build 21:
==> flow/design.v (excerpt) <==
module QAM(clk, rst, en, Din, IFout);
input clk, rst, en;
input Din;
output reg signed [17:0] IFout;
wire [1:0] spc_out;
wire [1:0] sm_i;
wire [1:0] sm_q;
wire [1:0] lf_i;
wire [1:0] lf_q;
wire [1:0] usi_i;
wire [1:0] usi_q;
wire signed [17:0] srrc_i;
wire signed [17:0] srrc_q;
wire en0;
wire en1;
wire en2;
wire en3;
reg sm_ctrl;
reg [3:0] usi_ctrl;
reg [1:0] mix_cnt;
reg sync_i0, sync_i1, sync_q0, sync_q1;
reg ce2;
always @(posedge clk or posedge rst) begin
	if (rst) begin
	    ce2 <= 1'd0;
	end
	else begin
		ce2 <= ~ce2;
	end
end
assign en0 = en & ce2;
always @(posedge clk or posedge rst) begin
	if (rst) begin
	    sync_i0 <= 1'd0;
	    sync_q0 <= 1'd0; 
	end
	else begin
		sync_i0 <= sm_i[1];
		sync_q0 <= sm_q[1];
	end
end
always @(posedge clk or posedge rst) begin
	if (rst) begin
	    sync_i1 <= 1'd0;
	    sync_q1 <= 1'd0;
	end
	else begin
		sync_i1 <= sync_i0;
		sync_q1 <= sync_q0;
	end
end
always @(posedge clk or posedge rst) begin
	if (rst) begin
	    sm_ctrl <= 1'd0;
	end
	else if (ce2) begin
		sm_ctrl <= ~sm_ctrl;
	end
end
assign en1 = (sm_ctrl & ce2) ? 1'd1 : 1'd0;
always @(posedge clk or posedge rst) begin
	if (rst) begin
	    usi_ctrl <= 1'd0;
	end
	else if(en) begin
		if(usi_ctrl == 4'd8) usi_ctrl <= usi_ctrl;
		else usi_ctrl <= usi_ctrl + 4'd1;
	end
end
assign en2 = (usi_ctrl == 4'd8) ? 1'd1 : 1'd0;
assign en3 = 1'd1;
assign lf_i = {sync_i1, 1'd1};
assign lf_q = {sync_q1, 1'd1};
SPC u_SPC(.clk(clk),
	      .rst(rst),
	      .en(en0),
	      .Din(Din),
	      .OUT(spc_out)
	      );
SM u_SM(.clk(clk),
	    .rst(rst),
	    .en(en1),
	    .Din(spc_out),
	    .I(sm_i),
	    .Q(sm_q)
	    );
USI u_USI_i(.clk(clk),
	        .rst(rst),
	        .en(en2),
	        .lf_in(lf_i),
	        .hf_out(usi_i)
	        );
USI u_USI_q(.clk(clk),
	        .rst(rst),
	        .en(en2),
	        .lf_in(lf_q),
	        .hf_out(usi_q)
	        );
SRRC u_SRRC_i(.clk(clk),
	          .rst(rst),
	          .en(en3),
	          .Din(usi_i),
	          .Dout(srrc_i)
	          );
SRRC u_SRRC_q(.clk(clk),
	          .rst(rst),
	          .en(en3),
	          .Din(usi_q),
	          .Dout(srrc_q)
	          );
  ...
Size in the first run: ~22 I/O pins, roughly 74,000 um^2 of cells after synthesis.
Settings: LEC_CHECK=0, ABC_AREA=1, CAP_MARGIN=5, CELL_PAD_IN_SITES_DETAIL_PLACEMENT=0, CORE_ASPECT_RATIO=0.9, CORE_MARGIN=2, CORE_UTILIZATION=72, CTS_CLUSTER_SIZE=15, MIN_ROUTING_LAYER=met1, PLACE_DENSITY=0.35, SETUP_SLACK_MARGIN=0.24, SLEW_MARGIN=20; clock period 0.998 ns.
run.sh (not shown) runs the stock make flow with config.mk's settings and CLKGATE_MAP_FILE=.
Status(build 21) = ERROR, stage = clock tree synthesis (4_1_cts)
Changes in build 81 relative to build 21:
- swapping 72 for 66 in CORE_UTILIZATION
- swapping 5 for 20 in CAP_MARGIN
- clearing CTS_CLUSTER_SIZE, which used to be 15
- clearing SETUP_SLACK_MARGIN, which used to be 0.24
- clearing CELL_PAD_IN_SITES_DETAIL_PLACEMENT, which used to be 0
- clearing CORE_ASPECT_RATIO, which used to be 0.9
- clearing ABC_AREA, which used to be 1
- clearing PLACE_DENSITY, which used to be 0.35
- clearing MIN_ROUTING_LAYER, which used to be met1
- swapping 0.998 for 3.34 in the clock period (ns, I/O delays scaled along)
[summary]
- The flow completed for build 81, but it is not clean: the layout still shows negative setup slack.
- Starting density of the core ended up 6.3 points lower on build 81 than on build 21.
- Number of cells in the design after placement, build 81 and build 21: larger value in build 21
- Per the comparison of build 81 with build 21, final weighted congestion of routability-driven global placement dropped 8.6%; post-synth area from yosys stat dropped 2.4%; adder-cell area share of the yosys netlist climbed 0.48 points.
- Higher number of standard-cell rows in the floorplan goes to build 81 over build 21.
- HPWL after detailed placement (build 21 / build 81): 1.6
- In the flow results for build 81 and build 21, the chip area is smaller on build 21.
- Build 81 against build 21: area after synthesis now smaller; simple-gate share of the synthesized area now smaller; cell count after synthesis now smaller.
Edits applied to the flow inputs when going from build 81 to build 94:
- CORE_UTILIZATION changed from 66 to 72
- ABC_AREA newly set to 1
- CTS_CLUSTER_SIZE newly set to 94
- CTS_CLUSTER_DIAMETER newly set to 90
- the clock period (ns, I/O delays scaled along) changed from 3.34 to 2.35
Results
- Build 94 terminated abnormally: global routing (5_1_grt) reported GRT-0116.
- Build 94 vs build 81: area of the chip down by a few percent
- Comparing build 94 and build 81, the higher area of the mapped netlist was measured on build 94.
- NOTE: area of the core in build 94 falls short of that of build 81
Modified inputs, build 41 compared to build 94
- removing ABC_AREA (formerly 1)
- removing CTS_CLUSTER_SIZE (formerly 94)
- changing the clock period (ns, I/O delays scaled along) from 2.35 to 2.52
### Flow results
Build 41 did not run to completion, as it errored out during clock tree synthesis (4_1_cts).
| setup slack after placement | build 41 vs build 94 | better |
Chip height was lower in the run labelled build 41.
Row area fraction in full adders, half adders and majority gates: build 41 higher / build 94 lower
When the final numbers for build 94 and build 41 were put side by side, the post-synthesis simple-gate area fraction turned out to be smaller in build 41.
Across both runs, number of instances in the synthesized netlist was lower for build 41 than for build 94.
### build 41 -> build 74
- removing CTS_CLUSTER_DIAMETER (formerly 90)
- changing CORE_UTILIZATION from 72 to 40
- setting SETUP_SLACK_MARGIN to 1.19 for the first time
- changing the clock period (ns, I/O delays scaled along) from 2.52 to 4.66
--- outcome ---
The run showing the smaller instance area after placement is build 74.
Comparing build 74 against build 41, there is no change at all in yosys stat cell total.
Between build 74 and build 41, it is build 74 whose pre-CTS worst setup slack is higher, by 1740 ps.
Tally of buffers added on design ports: build 74 vs build 41 identical
Build 74 against build 41: arithmetic-cell share of the synthesized area counting full adders, half adders and majority gates was more or less identical, area of the die went up by 79%, detailed-placement wirelength estimate went down by about 24%, overall die height went up by 34%.
Of build 74 and build 41, only build 41 fails to reach the end of the flow.
Build 41 never completed, since it errored out during clock tree synthesis (4_1_cts).
Build 74 against build 41; row count is up by more than a quarter.
Routability congestion estimate from global placement ends up higher on build 41.
Against build 41, number of placed instances with taps included in build 74 fell by a little under 10%.
[inputs] build 24 vs build 74
- CORE_UTILIZATION now 72, was 40
- PLACE_DENSITY_LB_ADDON now 0.25, previously not set
- CTS_CLUSTER_SIZE now 14, previously not set
- SETUP_SLACK_MARGIN no longer set, was 1.19
- the clock period (ns, I/O delays scaled along) now 3.37, was 4.66
Findings:
- Build 24 | ERROR | global routing (5_1_grt)
- Compared with build 74, in build 24 floorplan die width went down; floorplan net count did not really move; cell total after placement went down.
